==> ember <==
// ml_demodulator
module ml_demodulator(
    i_clk,
    i_reset,
    i_trig,
    i_y_hat,
    i_r,
    i_rd_rdy,
    o_rd_vld,
    o_llr,
    o_hard_bit
);
export LEC_CHECK = 0
export ABC_AREA = 1
export CAP_MARGIN = 20
export CELL_PAD_IN_SITES_GLOBAL_PLACEMENT = 2
export CORE_MARGIN = 8
export CORE_UTILIZATION = 21
export CTS_CLUSTER_DIAMETER = 116
export PLACE_DENSITY = 0.6
export SLEW_MARGIN = 10
create_clock -name core_clock -period 11.0 [get_ports {i_clk}]
run.sh (not shown) runs the stock make flow with config.mk's settings and CLKGATE_MAP_FILE=.
==> quartz (differences from ember) <==
ABC_AREA = default   (was 1)
CAP_MARGIN = 0   (was 20)
CELL_PAD_IN_SITES_GLOBAL_PLACEMENT = default   (was 2)
CORE_MARGIN = 2   (was 8)
CORE_UTILIZATION = 71   (was 21)
CTS_CLUSTER_DIAMETER = default   (was 116)
CTS_CLUSTER_SIZE = 34   (was default)
SLEW_MARGIN = 20   (was 10)
==> flow/constraint.sdc (replaced) <==
create_clock -name core_clock -period 5.7 [get_ports {i_clk}]
set_input_delay 1.1400 -clock core_clock [delete_from_list [all_inputs] [get_ports {i_clk}]]
set_output_delay 1.1400 -clock core_clock [all_outputs]
set_load 0.01 [all_outputs]
==> qor summary <==
|  | quartz | ember |
|---|---|---|
| Post-DP HPWL | 198000 microns | 223000 microns |
| Post-place setup slack | -4.28 ns | 0.527 ns |
| Average cell area after synthesis | 9.00 sq um | 7.34 sq um |
| Placement row count | 109 | 208 |
| Die height | 303 microns | 584 microns |
| Post-synthesis xor/xnor area fraction | 16.7% | 12.8% |
| Yosys simple share | 8.98% | 19.6% |
| Status | stopped before the end | timing/DRC/antenna clean |
| Last stage reached | clock tree synthesis (4_1_cts) | - |
| Dpl cell area | 80200 sq um | 74900 sq um |
| Library cell with the highest instance count after synthesis | ha_1 | nand2_1 |
| Number of instances in the synthesized netlist | 7066 | 9249 |
| Total die area | 92000 sq um | 342000 sq um |
| Number of placed instances with taps included | 9981 | 13500 |
| Yosys cell count | 7066 | 9249 |

---

==> inputs of run Z <==
Starting RTL as in the previous note.
## ml_demodulator
module ml_demodulator(
    i_clk,
    i_reset,
    i_trig,
    i_y_hat,
    i_r,
    i_rd_rdy,
    o_rd_vld,
    o_llr,
    o_hard_bit
);
clock: 9.9 ns
lec_check: 0
cap_margin: 20
core_margin: 2
core_utilization: 72
cts_cluster_diameter: 95
hold_slack_margin: 0.29
max_routing_layer: met4
place_density: 0.6
setup_slack_margin: 1.43
slew_margin: 20
==> run M (differences from run Z) <==
--- a/flow/config.mk
+++ b/flow/config.mk
@@ -9,8 +9,4 @@
 export CORE_MARGIN = 2
-export CORE_UTILIZATION = 72
-export CTS_CLUSTER_DIAMETER = 95
-export HOLD_SLACK_MARGIN = 0.29
-export MAX_ROUTING_LAYER = met4
+export CORE_UTILIZATION = 58
 export PLACE_DENSITY = 0.6
-export SETUP_SLACK_MARGIN = 1.43
 export SLEW_MARGIN = 20
==> flow/constraint.sdc (replaced) <==
create_clock -name core_clock -period 8.89 [get_ports {i_clk}]
set_input_delay 1.7780 -clock core_clock [delete_from_list [all_inputs] [get_ports {i_clk}]]
set_output_delay 1.7780 -clock core_clock [all_outputs]
set_load 0.01 [all_outputs]
==> run R (differences from run Z) <==
==> flow/config.mk (replaced) <==
export PLATFORM = sky130hd
export DESIGN_NAME = ml_demodulator
export DESIGN_NICKNAME = ml_demodulator
export VERILOG_FILES = /design/flow/design.v
export SDC_FILE = /design/flow/constraint.sdc
export NUM_CORES = 4
export LEC_CHECK = 0
export CAP_MARGIN = 0
export CORE_MARGIN = 2
export CORE_UTILIZATION = 72
export CTS_CLUSTER_SIZE = 34
export HOLD_SLACK_MARGIN = -0.08
export PLACE_DENSITY = 0.6
export SETUP_SLACK_MARGIN = 1.6
export SLEW_MARGIN = 20
==> flow/constraint.sdc (replaced) <==
create_clock -name core_clock -period 5.7 [get_ports {i_clk}]
set_input_delay 1.1400 -clock core_clock [delete_from_list [all_inputs] [get_ports {i_clk}]]
set_output_delay 1.1400 -clock core_clock [all_outputs]
set_load 0.01 [all_outputs]
==> notes <==
Run R never finished: it broke off in 5_1_grt, error GRT-0116. Run Z produced a layout that fails on setup timing. Run M finished but fails on setup timing. Synthesized cell count is the same in run Z and run R. Between run M and run Z, the lower sequential share of layout area is in run M (gap 0.81 points). Core utilization: run Z is higher than run M (13 points). Setup slack: run Z is better than run M (0.35 ns).
==> figures <==
Maximum clock frequency: run R -; run Z 0.100 GHz; run M 0.107 GHz
Number of buffers and inverters on the critical path: run R -; run Z 8; run M 7
Setup TNS after final layout: run R -; run Z -0.248 ns; run M -22.99 ns
TritonCTS clock tree: run R -; run Z done; run M done
Startpoint of the worst hold path: run R -; run Z output_buf_r[10]$_DFFE_PP0N_; run M output_buf_r[107]$_DFFE_PP0N_
Share of final layout cell area taken by non-clock buffers: run R -; run Z 7.30%; run M 11.9%
Share of the clock period used by the worst path: run R -; run Z 101%; run M 105%
Outcome: run R stopped before the end; run Z complete, but fails checks; run M complete, but fails checks
Last stage reached: run R 5_1_grt; run Z -; run M -
Reasons for failing layout checks: run R -; run Z setup timing; run M setup timing
Shortest period the worst path allows: run R -; run Z 10.00 ns; run M 9.34 ns
CP arrival: run R -; run Z 10.56 ns; run M 9.88 ns
Element type at the critical path start: run R -; run Z flip-flop; run M flip-flop
Share of the final layout cell area in sequential cells: run R -; run Z 18.0%; run M 17.2%
Number of remaining DRC errors: run R -; run Z 0; run M 0

---

==> run a: inputs <==
Starting RTL as in the previous note.
==> flow/design.v (excerpt) <==
module ml_demodulator(
    i_clk,
    i_reset,
    i_trig,
    i_y_hat,
    i_r,
    i_rd_rdy,
    o_rd_vld,
    o_llr,
    o_hard_bit
);
Settings: LEC_CHECK=0, CAP_MARGIN=20, CORE_MARGIN=2, CORE_UTILIZATION=72, MAX_ROUTING_LAYER=met4, PLACE_DENSITY_LB_ADDON=0.04, SETUP_SLACK_MARGIN=2.77, SLEW_MARGIN=20; clock period 9.97 ns.
==> run b: changes against run a <==
==> flow/config.mk (replaced) <==
export PLATFORM = sky130hd
export DESIGN_NAME = ml_demodulator
export DESIGN_NICKNAME = ml_demodulator
export VERILOG_FILES = /design/flow/design.v
export SDC_FILE = /design/flow/constraint.sdc
export NUM_CORES = 4
export LEC_CHECK = 0
export CAP_MARGIN = 15
export CORE_MARGIN = 2
export CORE_UTILIZATION = 72
export CTS_CLUSTER_DIAMETER = 192
export CTS_CLUSTER_SIZE = 96
export PLACE_DENSITY = 0.6
export SETUP_SLACK_MARGIN = 1.93
export SLEW_MARGIN = 20
==> flow/constraint.sdc (replaced) <==
create_clock -name core_clock -period 7.8 [get_ports {i_clk}]
set_input_delay 1.5600 -clock core_clock [delete_from_list [all_inputs] [get_ports {i_clk}]]
set_output_delay 1.5600 -clock core_clock [all_outputs]
set_load 0.01 [all_outputs]
==> run c: changes against run a <==
--- a/flow/config.mk
+++ b/flow/config.mk
@@ -7,8 +7,8 @@
 export LEC_CHECK = 0
 export CAP_MARGIN = 20
 export CORE_MARGIN = 2
-export CORE_UTILIZATION = 72
-export MAX_ROUTING_LAYER = met4
-export PLACE_DENSITY_LB_ADDON = 0.04
-export SETUP_SLACK_MARGIN = 2.77
+export CORE_UTILIZATION = 69
+export CTS_CLUSTER_DIAMETER = 34
+export CTS_CLUSTER_SIZE = 43
+export SETUP_SLACK_MARGIN = 2.46
 export SLEW_MARGIN = 20
==> flow/constraint.sdc (replaced) <==
create_clock -name core_clock -period 8.24 [get_ports {i_clk}]
set_input_delay 1.6480 -clock core_clock [delete_from_list [all_inputs] [get_ports {i_clk}]]
set_output_delay 1.6480 -clock core_clock [all_outputs]
set_load 0.01 [all_outputs]
==> run d: changes against run a <==
--- a/flow/config.mk
+++ b/flow/config.mk
@@ -7,8 +7,6 @@
 export LEC_CHECK = 0
 export CAP_MARGIN = 20
 export CORE_MARGIN = 2
-export CORE_UTILIZATION = 72
-export MAX_ROUTING_LAYER = met4
-export PLACE_DENSITY_LB_ADDON = 0.04
-export SETUP_SLACK_MARGIN = 2.77
+export CORE_UTILIZATION = 44
+export PLACE_DENSITY = 0.6
 export SLEW_MARGIN = 20
==> flow/constraint.sdc (replaced) <==
create_clock -name core_clock -period 10.7 [get_ports {i_clk}]
set_input_delay 2.1400 -clock core_clock [delete_from_list [all_inputs] [get_ports {i_clk}]]
set_output_delay 2.1400 -clock core_clock [all_outputs]
set_load 0.01 [all_outputs]
==> comparison table <==
Result of the run: run b aborted with a tool error; run d complete, no violations; run a failed layout checks; run c aborted with a tool error
Stage where the flow stopped: run b global routing; run d -; run a -; run c global routing
Reasons for failing layout checks: run b -; run d -; run a setup timing; run c -
Number of CTS-inserted buffers: run b 12; run d 72; run a 66; run c 103
Post-route clock period utilization: run b -; run d 95.58%; run a 103.7%; run c -
Uppermost layer routed: run b -; run d met4; run a met4; run c -
Proportion of cell area occupied by registers: run b -; run d 19.15%; run a 18.28%; run c -
Final number of max-transition violations: run b -; run d 0; run a 0; run c -
Worst Path Buf+Inv: run b -; run d 7; run a 11; run c -
Fillers: run b -; run d 13630; run a 4821; run c -
Total stage count of the critical path: run b -; run d 45; run a 46; run c -
Data required, critical path: run b -; run d 11.28 ns; run a 10.55 ns; run c -
Post-cts resize count: run b 333; run d 0; run a 255; run c 250
Reg clk slew, reported paths: run b -; run d 0.06 ns; run a 0.06 ns; run c -
Standard cell core area: run b 87970 sq um; run d 143500 sq um; run a 87970 sq um; run c 91520 sq um
Non-clock buffers, area share: run b -; run d 4.667%; run a 6.526%; run c -
Worst hold-check path type: run b -; run d flip-flop to flip-flop; run a flip-flop to flip-flop; run c -
